== lane 1 ==
## division
module division(input clk, input rst, input start, input [31:0] dividendo, divisor,
                output [31:0] cociente, residuo, output done);
Size in the first run: ~130 flip-flops.
Settings: LEC_CHECK=0, CAP_MARGIN=20, CORE_ASPECT_RATIO=1.88, CORE_MARGIN=2, CORE_UTILIZATION=68, CTS_CLUSTER_DIAMETER=399, CTS_CLUSTER_SIZE=98, PLACE_DENSITY=0.6, SETUP_SLACK_MARGIN=-0.91, SLEW_MARGIN=20, TNS_END_PERCENT=65; clock period 10.0 ns.
run.sh (not shown) runs the stock make flow with config.mk's settings and CLKGATE_MAP_FILE=.
--- input diff lane 1..lane 2 ---
Settings: removing SETUP_SLACK_MARGIN (formerly -0.91); changing CORE_UTILIZATION from 68 to 70; removing CTS_CLUSTER_DIAMETER (formerly 399); removing CORE_ASPECT_RATIO (formerly 1.88); removing TNS_END_PERCENT (formerly 65); removing CTS_CLUSTER_SIZE (formerly 98); changing the clock period (ns, I/O delays scaled along) from 10.0 to 4.42.
==> results <==
Worst setup margin: lane 2 worse than lane 1. On die footprint, lane 1 loses to lane 2. Sum of internal, switching and leakage power: lane 2 higher than lane 1. Core utilization: lane 2 higher than lane 1. When lane 2 is set beside lane 1, its met2 wire length turns out to be 4.2% smaller. Looking only at wire length on met3, and setting everything else aside, the higher value of lane 2 and lane 1 goes to lane 2. On worst hold slack, lane 1 beats lane 2.

========
Setup of run 1:
Starting RTL as in the previous note.
clock: 6.0 ns
lec_check: 0
cap_margin: 5
core_margin: 2
core_utilization: 20
gpl_routability_driven: 0
gpl_timing_driven: 1
place_density: 0.71
setup_slack_margin: 0.27
slew_margin: 25
tns_end_percent: 30
Run 1 finished end to end and its layout was clean on timing, DRC and antenna.
### run 1 -> run 2
# run 1
export LEC_CHECK = 0
export CAP_MARGIN = 5
export CORE_MARGIN = 2
export CORE_UTILIZATION = 20
export GPL_ROUTABILITY_DRIVEN = 0
export GPL_TIMING_DRIVEN = 1
export PLACE_DENSITY = 0.71
export SETUP_SLACK_MARGIN = 0.27
export SLEW_MARGIN = 25
export TNS_END_PERCENT = 30
create_clock -name core_clock -period 6.0 [get_ports {clk}]
# run 2
export LEC_CHECK = 0
export CAP_MARGIN = 20
export CORE_MARGIN = 2
export CORE_UTILIZATION = 66
export SETUP_SLACK_MARGIN = -0.19
export SLEW_MARGIN = 20
create_clock -name core_clock -period 2.46 [get_ports {clk}]
Notes after the runs:
Final checks on run 2, whose flow otherwise completed, came back failing, citing negative setup slack.
| average via count per standard cell | lower: run 1 |
Run 1 → run 2: reported net switching power went up about 140%, synthesis-to-finish area growth went up 0.58 points, final critical-path setup slack went down 2.29 ns, relative max-transition margin went up 33 points.
Compared with run 1, in run 2 routed wire length went up about 4%, setup clock skew after layout held, post-route standard cell area excluding fillers went up about 0.46%.
Total power of run 2 is higher than that of run 1.
[inputs] run 3 vs run 2
# run 2
export LEC_CHECK = 0
export CAP_MARGIN = 20
export CORE_MARGIN = 2
export CORE_UTILIZATION = 66
export SETUP_SLACK_MARGIN = -0.19
export SLEW_MARGIN = 20
create_clock -name core_clock -period 2.46 [get_ports {clk}]
# run 3
export LEC_CHECK = 0
export ABC_AREA = 1
export CAP_MARGIN = 20
export CORE_MARGIN = 2
export CORE_UTILIZATION = 72
export CTS_CLUSTER_DIAMETER = 193
export CTS_CLUSTER_SIZE = 10
export PLACE_DENSITY = 0.6
export SETUP_SLACK_MARGIN = -0.22
export SLEW_MARGIN = 20
create_clock -name core_clock -period 2.46 [get_ports {clk}]
## What came out
From run 2 to run 3 the numbers moved as follows: total die area now larger, adder-cell share of the synthesized area now smaller, sequential share of layout area now smaller, hold slack now smaller. Compared with run 2, run 3 shows a higher global-route usage. Run 2 reports its cell with the largest stage delay on the worst path as fa_2 while run 3 reports fa_1. On utilization after layout, the lower figure sits with run 2, not run 3. Measured against each other, run 2 and run 3 differ in area fraction in compound gates, the lower figure coming from run 3. Taking run 2 as the reference point, the number of rows in the core area of run 3 rises by 1. Lower switching part of the total power goes to run 2 over run 3. Run 3 went all the way through synthesis, placement and routing and the layout is clean on timing, DRC and antenna. Run 2 has a higher average wire per standard cell than run 3.
## Diff of input files: run 4 against run 3
# run 3
export LEC_CHECK = 0
export ABC_AREA = 1
export CAP_MARGIN = 20
export CORE_MARGIN = 2
export CORE_UTILIZATION = 72
export CTS_CLUSTER_DIAMETER = 193
export CTS_CLUSTER_SIZE = 10
export PLACE_DENSITY = 0.6
export SETUP_SLACK_MARGIN = -0.22
export SLEW_MARGIN = 20
create_clock -name core_clock -period 2.46 [get_ports {clk}]
# run 4
export LEC_CHECK = 0
export CAP_MARGIN = 20
export CORE_MARGIN = 2
export CORE_UTILIZATION = 72
export CTS_CLUSTER_SIZE = 14
export PLACE_DENSITY = 0.95
export SETUP_SLACK_MARGIN = -0.19
export SLEW_MARGIN = 20
create_clock -name core_clock -period 2.46 [get_ports {clk}]
==> comparison <==
- Run 3: no failed stages, no open violations at the end
- To summarise run 4: no stage aborted, but the layout did not pass its checks, failing on negative setup slack.
- When run 4 is set beside run 3, its routed wire length turns out to be about 10% larger.
- Measured against each other, run 3 and run 4 differ in global routing usage on met1, the higher figure coming from run 3.
- Taking run 3 as the reference point, the worst ir drop on vdd of run 4 rises by about 22%.
- In run 4, the count of buffering cells on the critical path with inverters included came out 1 below the value in run 3.
- Compared with run 3, in run 4 non-clock buffer count increased by 3.8% relative to the old numbers; count of filler cells inserted in the layout decreased by about 50% relative to the old numbers; area of the mapped netlist decreased by 12% relative to the old numbers.
- In the tables for run 3 and run 4, sequential share of layout area reads higher with run 4.
Changes in run 5 relative to run 4:
# run 4
export LEC_CHECK = 0
export CAP_MARGIN = 20
export CORE_MARGIN = 2
export CORE_UTILIZATION = 72
export CTS_CLUSTER_SIZE = 14
export PLACE_DENSITY = 0.95
export SETUP_SLACK_MARGIN = -0.19
export SLEW_MARGIN = 20
create_clock -name core_clock -period 2.46 [get_ports {clk}]
# run 5
export LEC_CHECK = 0
export ABC_AREA = 0
export CAP_MARGIN = 30
export CORE_MARGIN = 2
export CORE_UTILIZATION = 70
export CTS_CLUSTER_DIAMETER = 233
export GPL_ROUTABILITY_DRIVEN = 0
export SLEW_MARGIN = 20
create_clock -name core_clock -period 2.46 [get_ports {clk}]
Notes after the runs:
- Run 4 and run 5: no clean run
- No crash in run 5: every stage finished, but the layout fails its final checks due to negative setup slack.
- In run 5, the post-layout minimum cycle time came out 0.23 ns below the value in run 4.
- The die used by run 5 is larger than the one used by run 4.
- Of run 4 and run 5, the run reporting the lower critical path depth in cells was run 4.
- Comparing minimum setup slack among reg-to-reg paths for run 4 and run 5, the bigger number came from run 5.
- The lower utilization of run 4 and run 5 is in run 5.
- Run 5 against run 4: hold slack moved down, count of H-tree levels built during CTS roughly the same, global routing usage on met3 decreased by 1.8 points relative to the old numbers, growth of design area from synthesis to finish went up by 2.3 points, clock share of power saw an increase.
- Run 5: worst setup slack higher than run 4
Power and IR drop assume default switching activity.
